job 101:
Design ARM, start of the top module:
module ARM (
  input         clk,
  input         rst,
  output [31:0] IMEM_ADDR,
  input  [31:0] IMEM_DATA,
  output        SRAM_WE_N,
  output [16:0] SRAM_ADDR,
  output [31:0] SRAM_DQ_OUT,
  input  [31:0] SRAM_DQ_IN
);
For scale: roughly 6,700 cells after synthesis, about 150 I/O pins.
make LEC_CHECK=0 CAP_MARGIN=40 CORE_MARGIN=2 CORE_UTILIZATION=45 SETUP_SLACK_MARGIN=1.0 SLEW_MARGIN=30 finish   # period 11.8 ns
run.sh (not shown) runs the stock make flow with config.mk's settings and CLKGATE_MAP_FILE=.
What the final checks of job 101 revealed, after a flow that finished every stage, was a layout that fails on negative setup slack.
The inputs of job 102 differ from those of job 101 as listed below.
Settings: putting CELL_PAD_IN_SITES_GLOBAL_PLACEMENT at 2 where nothing was set; swapping 45 for 71 in CORE_UTILIZATION; swapping 30 for 5 in SLEW_MARGIN; putting PLACE_DENSITY_LB_ADDON at 0.23 where nothing was set; putting GPL_TIMING_DRIVEN at 0 where nothing was set; putting CORE_ASPECT_RATIO at 0.67 where nothing was set; putting TNS_END_PERCENT at 80 where nothing was set; putting CTS_CLUSTER_SIZE at 40 where nothing was set; putting MIN_ROUTING_LAYER at met2 where nothing was set; putting HOLD_SLACK_MARGIN at 0.15 where nothing was set; putting CELL_PAD_IN_SITES_DETAIL_PLACEMENT at 0 where nothing was set; putting ABC_AREA at 0 where nothing was set; swapping 11.8 for 20.0 in the clock period (ns, I/O delays scaled along).
Re total nets after synthesis: no difference whatsoever between job 101 and job 102.
Going from job 101 to job 102, summed instance area of the synthesized netlist held, horizontal die size shrank by 2.7%, fraction of synthesized cell area in xor and xnor cells level.
Of job 102 and job 101, only job 102 never reached the final stage.
[job 101] flow finished | final checks: failed | reasons: negative setup slack
What job 103 does differently from job 102 at the input level:
Settings: CELL_PAD_IN_SITES_DETAIL_PLACEMENT now 1, was 0; SLEW_MARGIN now 0, was 5; CORE_ASPECT_RATIO no longer set, was 0.67; HOLD_SLACK_MARGIN now -0.0, was 0.15; GPL_ROUTABILITY_DRIVEN now 1, previously not set; CORE_UTILIZATION now 26, was 71; MAX_ROUTING_LAYER now met5, previously not set; SETUP_SLACK_MARGIN now 2.83, was 1.0; MIN_ROUTING_LAYER now met1, was met2; PLACE_DENSITY_LB_ADDON no longer set, was 0.23; CELL_PAD_IN_SITES_GLOBAL_PLACEMENT no longer set, was 2; TNS_END_PERCENT now 45, was 80; CAP_MARGIN now 20, was 40; CTS_CLUSTER_SIZE no longer set, was 40.
## What came out
- Between job 102 and job 103, floorplan-stage core utilization decreased.
- Comparing job 102 with job 103, the cell area after synthesis came out essentially unchanged.
- Summary of job 103 over job 102: number of standard cells after synthesis now sits at about the same level, die footprint now sits higher, post-synthesis register bit count now sits at about the same level, floorplan core area now sits higher.
- As far as share of synthesized registers carrying an async set or reset goes, job 102 and job 103 are indistinguishable; the numbers are identical.
- Overall die width in job 103 is about 35% above job 102.
- Of job 102 and job 103, just one finished clean: job 103.
- Job 102 terminated abnormally: 3_1_place_gp_skip_io reported FLW-0024.
- Note that the y dimension of the die recorded for job 103 amounts to 2.0 times the value seen in job 102.
- Lower placement row count was reported by job 102, not job 103.

---

ARM again, from the RTL that the note above started with.
clock: 20.0 ns
lec_check: 0
cap_margin: 40
cell_pad_in_sites_detail_placement: 1
core_aspect_ratio: 1.72
core_margin: 2
core_utilization: 21
cts_cluster_size: 40
setup_slack_margin: 1.0
slew_margin: 30
Change:
- ABC_AREA: not set -> 1
- CAP_MARGIN: 40 -> 15
- CELL_PAD_IN_SITES_DETAIL_PLACEMENT: 1 -> not set
- CORE_ASPECT_RATIO: 1.72 -> not set
- CORE_UTILIZATION: 21 -> 71
- CTS_CLUSTER_DIAMETER: not set -> 376
- CTS_CLUSTER_SIZE: 40 -> 49
- SETUP_SLACK_MARGIN: 1.0 -> not set
- TNS_END_PERCENT: not set -> 100
- clock period: 20.0 -> 10.9 ns (I/O delays scaled with it)
=> This time the run ended with an error in 5_1_grt on GRT-0232; die size decreases by 69%; area after synthesis increases by 2.7%; synthesized cell count climbs by 22%.
Change:
- ABC_AREA: 1 -> not set
- CAP_MARGIN: 15 -> 5
- CELL_PAD_IN_SITES_DETAIL_PLACEMENT: not set -> 0
- CORE_UTILIZATION: 71 -> 58
- CTS_CLUSTER_DIAMETER: 376 -> 263
- CTS_CLUSTER_SIZE: 49 -> not set
- GPL_ROUTABILITY_DRIVEN: not set -> 1
- GPL_TIMING_DRIVEN: not set -> 1
- HOLD_SLACK_MARGIN: not set -> -0.03
- PLACE_DENSITY_LB_ADDON: not set -> 0.1
- SLEW_MARGIN: 30 -> 25
- TNS_END_PERCENT: 100 -> not set
- clock period: 10.9 -> 21.1 ns (I/O delays scaled with it)
Now the flow ran to the end with no violations.
Area after synthesis decreases by a few percent.
Die size grows by about a fifth.
Synthesized cell count falls by about a fifth.
Change:
- CAP_MARGIN: 5 -> 40
- CELL_PAD_IN_SITES_DETAIL_PLACEMENT: 0 -> 1
- CELL_PAD_IN_SITES_GLOBAL_PLACEMENT: not set -> 2
- CORE_ASPECT_RATIO: not set -> 1.72
- CORE_UTILIZATION: 58 -> 21
- CTS_CLUSTER_DIAMETER: 263 -> not set
- CTS_CLUSTER_SIZE: not set -> 40
- GPL_ROUTABILITY_DRIVEN: 1 -> not set
- GPL_TIMING_DRIVEN: 1 -> not set
- HOLD_SLACK_MARGIN: -0.03 -> not set
- PLACE_DENSITY_LB_ADDON: 0.1 -> 0.23
- SETUP_SLACK_MARGIN: not set -> 1.0
- SLEW_MARGIN: 25 -> 30
- TNS_END_PERCENT: not set -> 80
- clock period: 21.1 -> 20.0 ns (I/O delays scaled with it)
What happened: The new run completed with no timing, DRC or antenna violations. Non-clock buffer count grows by 324. Worst setup slack gains 0.73 ns. Cell area rises by roughly a tenth. Global-route usage goes down by 23 points. Clock-buffer cell count rises by 11. Worst hold slack improved by 0.0072 ns. Area after synthesis is unchanged.
Change:
- ABC_AREA: not set -> 1
- CAP_MARGIN: 40 -> 15
- CELL_PAD_IN_SITES_DETAIL_PLACEMENT: 1 -> not set
- CELL_PAD_IN_SITES_GLOBAL_PLACEMENT: 2 -> not set
- CORE_ASPECT_RATIO: 1.72 -> not set
- CORE_UTILIZATION: 21 -> 71
- CTS_CLUSTER_DIAMETER: not set -> 376
- CTS_CLUSTER_SIZE: 40 -> 49
- PLACE_DENSITY_LB_ADDON: 0.23 -> not set
- SETUP_SLACK_MARGIN: 1.0 -> 2.81
- TNS_END_PERCENT: 80 -> 5
- clock period: 20.0 -> 10.9 ns (I/O delays scaled with it)
After rerunning: The new run ended with an error in 5_1_grt with ODB-0269; area after synthesis climbs by 2.7%; die size drops by 69%; synthesized cell count climbs by 22%.
Change:
- ABC_AREA: 1 -> not set
- CAP_MARGIN: 15 -> 20
- CORE_UTILIZATION: 71 -> 58
- CTS_CLUSTER_DIAMETER: 376 -> not set
- CTS_CLUSTER_SIZE: 49 -> not set
- SETUP_SLACK_MARGIN: 2.81 -> -1.21
- SLEW_MARGIN: 30 -> 20
- TNS_END_PERCENT: 5 -> not set
- clock period: 10.9 -> 12.0 ns (I/O delays scaled with it)
After rerunning: With this change the flow completed and failed the layout checks on negative setup slack. Area after synthesis is lower by 2.7%. Die area is higher by 19%. Synthesized cell count is lower by 18%.

---

Starting RTL as in the previous note.
make LEC_CHECK=0 CAP_MARGIN=40 CORE_MARGIN=2 CORE_UTILIZATION=40 SETUP_SLACK_MARGIN=5.0 SLEW_MARGIN=30 finish   # period 19.0 ns
Then changed:
ABC_AREA = 1   (was unset)
CAP_MARGIN = 5   (was 40)
CELL_PAD_IN_SITES_DETAIL_PLACEMENT = 1   (was unset)
CORE_UTILIZATION = 15   (was 40)
CTS_CLUSTER_DIAMETER = 23   (was unset)
GPL_ROUTABILITY_DRIVEN = 1   (was unset)
GPL_TIMING_DRIVEN = 1   (was unset)
HOLD_SLACK_MARGIN = -0.03   (was unset)
MIN_ROUTING_LAYER = met2   (was unset)
PLACE_DENSITY_LB_ADDON = 0.1   (was unset)
SLEW_MARGIN = 10   (was 30)
TNS_END_PERCENT = 75   (was unset)
clock period = 30.4 ns   (was 19.0 ns; I/O delays follow)
Outcome:
- The changed run produced a clean layout
- routed wire length increases by well over a third
- count of clock-buffer cells in the layout goes up by 554
- final area went up by about a fifth
- final cell count climbs by well over a third
- core utilization goes down by 28 points
Then changed:
ABC_AREA = unset   (was 1)
CAP_MARGIN = 40   (was 5)
CELL_PAD_IN_SITES_DETAIL_PLACEMENT = unset   (was 1)
CORE_UTILIZATION = 58   (was 15)
CTS_CLUSTER_DIAMETER = unset   (was 23)
GPL_ROUTABILITY_DRIVEN = unset   (was 1)
GPL_TIMING_DRIVEN = unset   (was 1)
HOLD_SLACK_MARGIN = unset   (was -0.03)
MIN_ROUTING_LAYER = unset   (was met2)
PLACE_DENSITY_LB_ADDON = unset   (was 0.1)
SETUP_SLACK_MARGIN = unset   (was 5.0)
SLEW_MARGIN = 30   (was 10)
TNS_END_PERCENT = 5   (was 75)
clock period = 13.9 ns   (was 30.4 ns; I/O delays follow)
=>
- The new run produced a layout that fails on setup timing
- via count fell by a quarter to a third
- hold slack is better by 0.013 ns
Then changed:
ABC_AREA = 0   (was unset)
CELL_PAD_IN_SITES_DETAIL_PLACEMENT = 1   (was unset)
CELL_PAD_IN_SITES_GLOBAL_PLACEMENT = 2   (was unset)
CORE_ASPECT_RATIO = 0.67   (was unset)
CORE_UTILIZATION = 71   (was 58)
CTS_CLUSTER_SIZE = 40   (was unset)
GPL_TIMING_DRIVEN = 0   (was unset)
HOLD_SLACK_MARGIN = 0.15   (was unset)
PLACE_DENSITY_LB_ADDON = 0.23   (was unset)
SETUP_SLACK_MARGIN = 1.0   (was unset)
SLEW_MARGIN = 5   (was 30)
TNS_END_PERCENT = 80   (was 5)
clock period = 20.0 ns   (was 13.9 ns; I/O delays follow)
Now the flow aborted during 3_1_place_gp_skip_io (FLW-0024).
Synthesized area is unchanged.
Synthesized cell count stays the same.
Die area falls by 18%.

---

== job 4848 ==
ARM again, from the RTL that the note above started with.
==> flow/config.mk <==
export PLATFORM = sky130hd
export DESIGN_NAME = ARM
export DESIGN_NICKNAME = ARM
export VERILOG_FILES = /design/flow/design.v
export SDC_FILE = /design/flow/constraint.sdc
export NUM_CORES = 4
export LEC_CHECK = 0
export CAP_MARGIN = 20
export CELL_PAD_IN_SITES_DETAIL_PLACEMENT = 0
export CORE_MARGIN = 2
export CORE_UTILIZATION = 57
export CTS_CLUSTER_DIAMETER = 263
export GPL_ROUTABILITY_DRIVEN = 1
export GPL_TIMING_DRIVEN = 1
export HOLD_SLACK_MARGIN = -0.03
export PLACE_DENSITY_LB_ADDON = 0.1
export SLEW_MARGIN = 25
==> flow/constraint.sdc <==
create_clock -name core_clock -period 10.5 [get_ports {clk}]
set_input_delay 2.1000 -clock core_clock [delete_from_list [all_inputs] [get_ports {clk}]]
set_output_delay 2.1000 -clock core_clock [all_outputs]
set_load 0.01 [all_outputs]
Finished, but not clean: job 4848, with setup timing.
> inputs changed (job 4848 -> job 3869)
Settings: clearing PLACE_DENSITY_LB_ADDON, which used to be 0.1; swapping 57 for 70 in CORE_UTILIZATION; putting PLACE_DENSITY at 0.65 where nothing was set; putting MAX_ROUTING_LAYER at met4 where nothing was set; putting CTS_CLUSTER_SIZE at 65 where nothing was set; putting ABC_AREA at 1 where nothing was set; swapping 20 for 5 in CAP_MARGIN; swapping 10.5 for 10.6 in the clock period (ns, I/O delays scaled along).
Findings:
The lower overall chip area of job 3869 and job 4848 is in job 3869. Job 3869 vs job 4848, die outline width went down by about 8%. Taking job 4848 as the reference, in job 3869 adder and majority gate portion of the synthesized area comparable, synthesized area rose 0.0015 mm2, synthesized chip area reported by yosys climbed 2.7%. What ended job 3869 was a tool error in global routing (5_1_grt); the run never finished.
Edits applied to the flow inputs when going from job 3869 to job 1367:
Settings: removing MAX_ROUTING_LAYER (formerly met4); setting MIN_ROUTING_LAYER to met2 for the first time; setting PLACE_DENSITY_LB_ADDON to 0.1 for the first time; removing ABC_AREA (formerly 1); changing CORE_UTILIZATION from 70 to 15; removing PLACE_DENSITY (formerly 0.65); setting TNS_END_PERCENT to 75 for the first time; changing CELL_PAD_IN_SITES_DETAIL_PLACEMENT from 0 to 1; setting SETUP_SLACK_MARGIN to 5.0 for the first time; removing CTS_CLUSTER_SIZE (formerly 65); changing the clock period (ns, I/O delays scaled along) from 10.6 to 30.4.
Results
[job 1367 vs job 3869] area share of and/or/nand/nor cells after synthesis: lower in job 1367. Job 1367 vs job 3869 on share of synthesized area occupied by flip-flops and latches: job 1367 is the higher one. The run showing the greater placed instance count is job 1367. When the final numbers for job 1367 and job 3869 were put side by side, the area after synthesis turned out to be greater in job 3869. Between job 1367 and job 3869, die span in x is lower for job 3869, job 1367 comes in above that. Cmp job 1367 and job 3869 / total setup buffers inserted after CTS / higher: job 3869. Overall chip area in job 1367 is 350% higher than in job 3869. Number of instances resized during post-cts repair in job 1367 is 385 below job 3869. Job 3869 -> job 1367: synthesized cell count decreased by more than 10%. Compared with job 3869, job 1367 shows die extent in y that has gone up by more than 100%. Status: job 3869 FAILED at global routing (5_1_grt) (tool error). Job 1367 completed every stage of the flow, and the final layout passed the timing, design-rule and antenna checks. Re CTS buffer count: job 1367 and job 3869 aren't equal, and the lower value belongs to job 3869.
